alpha:
// geofence
module geofence ( clk,reset,X,Y,valid,is_inside);
input clk;
input reset;
input [9:0] X;
input [9:0] Y;
output reg valid;
output is_inside;
reg [2:0]state, next_state;
parameter IDLE = 3'd0,
	  READ = 3'd1,
      SORTING = 3'd2,
	  CAL = 3'd3,
	  OUT = 3'd4,
      BUFFF = 3'd5;
reg [2:0] sort_cnt;
reg [2:0] cnt;
reg [9:0] tmp_x[0:5];
reg [9:0] tmp_y[0:5];
reg [9:0] target_x;
reg [9:0] target_y;
reg [2:0] sort_idx;
reg signed [10:0] buf1;
reg signed [10:0] buf2;
reg signed [21:0] tmp;
reg done;
wire signed [21:0]mul;
assign mul = buf1 * buf2;
reg [5:0] result;
assign is_inside = &result | &(~result);
always@(posedge clk or posedge reset)begin
    if(reset)
        state <= IDLE;
    else 
        state <= next_state;
end
always@(*)begin
    if(reset)
        next_state = IDLE;
    else begin
        case(state)
            IDLE:
                next_state = READ;
            READ:begin
                if(done == 1) next_state = SORTING;
                else next_state = READ;  
            end
            SORTING:begin
                if(sort_idx == 0) next_state = CAL;
                else next_state = SORTING;
  ...
Size in the first run: about 24 I/O pins, roughly 20000 um2 of cells after synthesis.
clock: 6.4 ns
lec_check: 0
cap_margin: 20
core_aspect_ratio: 0.95
core_margin: 2
core_utilization: 72
cts_cluster_size: 25
gpl_routability_driven: 1
max_routing_layer: met5
place_density_lb_addon: 0.26
slew_margin: 20
tns_end_percent: 70
run.sh (not shown) runs the stock make flow with config.mk's settings and CLKGATE_MAP_FILE=.
The flow for alpha finished, though final verification flagged negative setup slack.
diff inputs: alpha => beta
- MAX_ROUTING_LAYER no longer set, was met5
- ABC_AREA now 1, previously not set
- GPL_ROUTABILITY_DRIVEN no longer set, was 1
- TNS_END_PERCENT now 5, was 70
- CORE_ASPECT_RATIO no longer set, was 0.95
- PLACE_DENSITY now 0.38, previously not set
- PLACE_DENSITY_LB_ADDON no longer set, was 0.26
- SETUP_SLACK_MARGIN now 2.31, previously not set
- CTS_CLUSTER_SIZE no longer set, was 25
- the clock period (ns, I/O delays scaled along) now 7.74, was 6.4
Results
- Design area for beta: 3.3% up relative to alpha
- beta vs alpha: number of gates resized after CTS up in beta
- beta finished every stage and its layout cleared the timing, design-rule and antenna checks.
- Compared beta vs alpha, and utilization is up in beta.
- Delta (beta minus alpha): critical-path maximum fanout saw an increase; final sum of negative setup slack climbed 3.70 ns; fraction of cell area in non-clock buffers fell 1.2 points.
- Per the comparison of beta with alpha, peak per-stage delay on the critical path saw little to no change, count of placed standard cells in the final layout, fillers left out increased by 432 relative to the old numbers, number of standard cells reported by yosys increased by 428 relative to the old numbers.
- Higher share of cell area taken by flip-flops and latches goes to alpha over beta.
Inputs modified between beta and gamma:
- changing CORE_UTILIZATION from 72 to 44
- removing SETUP_SLACK_MARGIN (formerly 2.31)
- removing PLACE_DENSITY (formerly 0.38)
- removing TNS_END_PERCENT (formerly 5)
- setting PLACE_DENSITY_LB_ADDON to 0.07 for the first time
- changing the clock period (ns, I/O delays scaled along) from 7.74 to 8.0
==> results <==
Diff beta -> gamma: filler cell count in the final layout grew by about 170%; global-route usage shrank by 17 points; non-clock buffer count shrank by 54%; number of buffers inserted during clock tree synthesis grew by 13%; worst-case headroom to the max-slew limit grew by 8.8 points.
Of gamma and beta, it is gamma that has the higher largest fanout of any net on the critical path.
The maximum clock frequency of gamma is lower than that of beta.
Lower final critical path time including I/O delays and setup goes to beta over gamma.

== P ==
The RTL this note starts from:
==> flow/design.v <==
module geofence ( clk,reset,X,Y,valid,is_inside);
input clk;
input reset;
input [9:0] X;
input [9:0] Y;
output reg valid;
output is_inside;
reg [2:0]state, next_state;
parameter IDLE = 3'd0,
	  READ = 3'd1,
      SORTING = 3'd2,
	  CAL = 3'd3,
	  OUT = 3'd4,
      BUFFF = 3'd5;
reg [2:0] sort_cnt;
reg [2:0] cnt;
reg [9:0] tmp_x[0:5];
reg [9:0] tmp_y[0:5];
reg [9:0] target_x;
reg [9:0] target_y;
reg [2:0] sort_idx;
reg signed [10:0] buf1;
reg signed [10:0] buf2;
reg signed [21:0] tmp;
reg done;
wire signed [21:0]mul;
assign mul = buf1 * buf2;
reg [5:0] result;
assign is_inside = &result | &(~result);
always@(posedge clk or posedge reset)begin
    if(reset)
        state <= IDLE;
    else 
        state <= next_state;
end
always@(*)begin
    if(reset)
        next_state = IDLE;
    else begin
        case(state)
            IDLE:
                next_state = READ;
            READ:begin
                if(done == 1) next_state = SORTING;
                else next_state = READ;  
            end
            SORTING:begin
                if(sort_idx == 0) next_state = CAL;
                else next_state = SORTING;
            end
            CAL:begin
                if(sort_idx == 6) next_state = OUT;
                else next_state = CAL;
            end 
            OUT:
                next_state = BUFFF;
            BUFFF:
                next_state = READ; 
            default:    next_state = IDLE;
        endcase
    end 
end
always@(posedge clk or posedge reset)begin
    if(reset)begin
        cnt <= 0;
        done <= 0;
        sort_cnt <= 1;
        sort_idx <= 4;
        valid <= 0;
    end
    else begin
        if(next_state == READ) begin
            valid <= 0;
            case(cnt)
                0:begin
                    target_x <= X;
                    target_y <= Y;
                end
                1:begin
                    tmp_x[0] <= X;
                    tmp_y[0] <= Y;
                end
                2:begin
                    tmp_x[1] <= X;
                    tmp_y[1] <= Y;
                end
                3:begin
                    tmp_x[2] <= X;
                    tmp_y[2] <= Y;
                end
                4:begin
                    tmp_x[3] <= X;
                    tmp_y[3] <= Y;
                end
                5:begin
                    tmp_x[4] <= X;
                    tmp_y[4] <= Y;
                end
                6:begin
                    tmp_x[5] <= X;
                    tmp_y[5] <= Y;
                end
            endcase
            if(cnt < 6)
                cnt <= cnt + 1;
            else begin
                cnt <= 0;
                done <= 1;
            end
        end
        else if(next_state == SORTING)begin
            done <= 0;
            case(cnt)
                0:begin
                    buf1 <= tmp_x[sort_cnt] - tmp_x[0];         
                    cnt <= cnt + 1;
                end
                1:begin      
                    buf2 <= tmp_y[sort_cnt+1] - tmp_y[0];    
                    cnt <= cnt + 1;
                end
                2:begin
                    tmp <= mul;
                    buf2 <= tmp_y[sort_cnt] - tmp_y[0];    
                    cnt <= cnt + 1;
                end
                3:begin
                    buf1 <= tmp_x[sort_cnt+1] - tmp_x[0];
                    cnt <= cnt + 1;
                end
                4:begin
                    if(tmp > mul)begin
                        cnt <= 5;
                    end
                    else begin
                        if(sort_cnt == sort_idx) begin
                            sort_idx <= sort_idx - 1;
                            sort_cnt <= 1;
                        end
                        else 
                            sort_cnt <= sort_cnt + 1;
                        cnt <= 0;
                    end
                end
                5:begin
                    tmp_x[sort_cnt] <= tmp_x[sort_cnt+1];
                    tmp_x[sort_cnt+1] <= tmp_x[sort_cnt];
                    tmp_y[sort_cnt] <= tmp_y[sort_cnt+1];
                    tmp_y[sort_cnt+1] <= tmp_y[sort_cnt];
                    if(sort_cnt == sort_idx) begin
                        sort_idx <= sort_idx - 1;
                        sort_cnt <= 1;
                    end
                    else 
                        sort_cnt <= sort_cnt + 1;
                    cnt <= 0;
                end
            endcase
        end
        else if(next_state == CAL)begin
            case(cnt)
            0:begin
                buf1 <= tmp_x[sort_idx] - target_x;
            end
            1:begin
                if(sort_idx == 5)
                    buf2 <= tmp_y[0] - target_y;
                else
                    buf2 <= tmp_y[sort_idx+1] - target_y;
            end
            2:begin
                tmp <= mul;
                buf2 <= tmp_y[sort_idx] - target_y;
            end
            3:begin
                if(sort_idx == 5)
                    buf1 <= tmp_x[0] - target_x;
                else
                    buf1 <= tmp_x[sort_idx+1] - target_x;
             end
            4:begin
                result[sort_idx] <= (tmp > mul);
                sort_idx <= sort_idx + 1;
            end
            endcase
            if(cnt < 4)begin
                cnt <= cnt + 1;
            end
            else 
                cnt <= 0;
        end
        else if(next_state == OUT)begin
            sort_idx <= 4;
            sort_cnt <= 1;
            cnt <= 0;
            valid <= 1;
        end
    end
end
endmodule
Settings: LEC_CHECK=0, ABC_AREA=1, CAP_MARGIN=20, CORE_ASPECT_RATIO=0.65, CORE_MARGIN=8, CORE_UTILIZATION=44, CTS_CLUSTER_DIAMETER=233, GPL_ROUTABILITY_DRIVEN=0, HOLD_SLACK_MARGIN=0.18, PLACE_DENSITY_LB_ADDON=0.07, SLEW_MARGIN=20; clock period 8.0 ns.
The inputs of Q differ from those of P as listed below.
Settings: removing ABC_AREA (formerly 1); removing HOLD_SLACK_MARGIN (formerly 0.18); changing CORE_MARGIN from 8 to 2; removing CORE_ASPECT_RATIO (formerly 0.65); changing CORE_UTILIZATION from 44 to 32; removing PLACE_DENSITY_LB_ADDON (formerly 0.07); removing CTS_CLUSTER_DIAMETER (formerly 233); removing GPL_ROUTABILITY_DRIVEN (formerly 0); changing the clock period (ns, I/O delays scaled along) from 8.0 to 7.4.
- Going from P to Q, wire length shrank by a little under 10%.
- The flow did not stop early for Q: all stages ran, and the layout cleared the timing, design-rule and antenna checks.
- Looking only at post-route worst hold slack, and setting everything else aside, the higher value of Q and P goes to Q.
- Global-route total usage across every layer | Q below P
- Between Q and P, total number of vias is higher for P, Q comes in under that.
- Diff P -> Q: part of the cycle the worst path needs rose by 3.0 points; number of gates on the worst path with buffers counted rose by 3.8%; cell area fell by 170 µm²; footprint of the multi-input gates rose by 1.7%; distinct cell type count after synthesis rose by about 5%.
[inputs] R vs Q
Settings: swapping 32 for 72 in CORE_UTILIZATION; swapping 7.4 for 1.2 in the clock period (ns, I/O delays scaled along).
--- outcome ---
Total of flip-flops plus latches after synthesis delta (Q -> R): insignificant
Comparing Q against R, there is no change at all in post-synth net total.
Core utilization before placement ends up lower on Q.
Min chip height across R and Q: R
R never completed; the flow aborted with a tool error in clock tree synthesis.
Number of placed instances, taps included ends up higher on R.
Final RePlAce weighted congestion in R vs Q: up about 15%
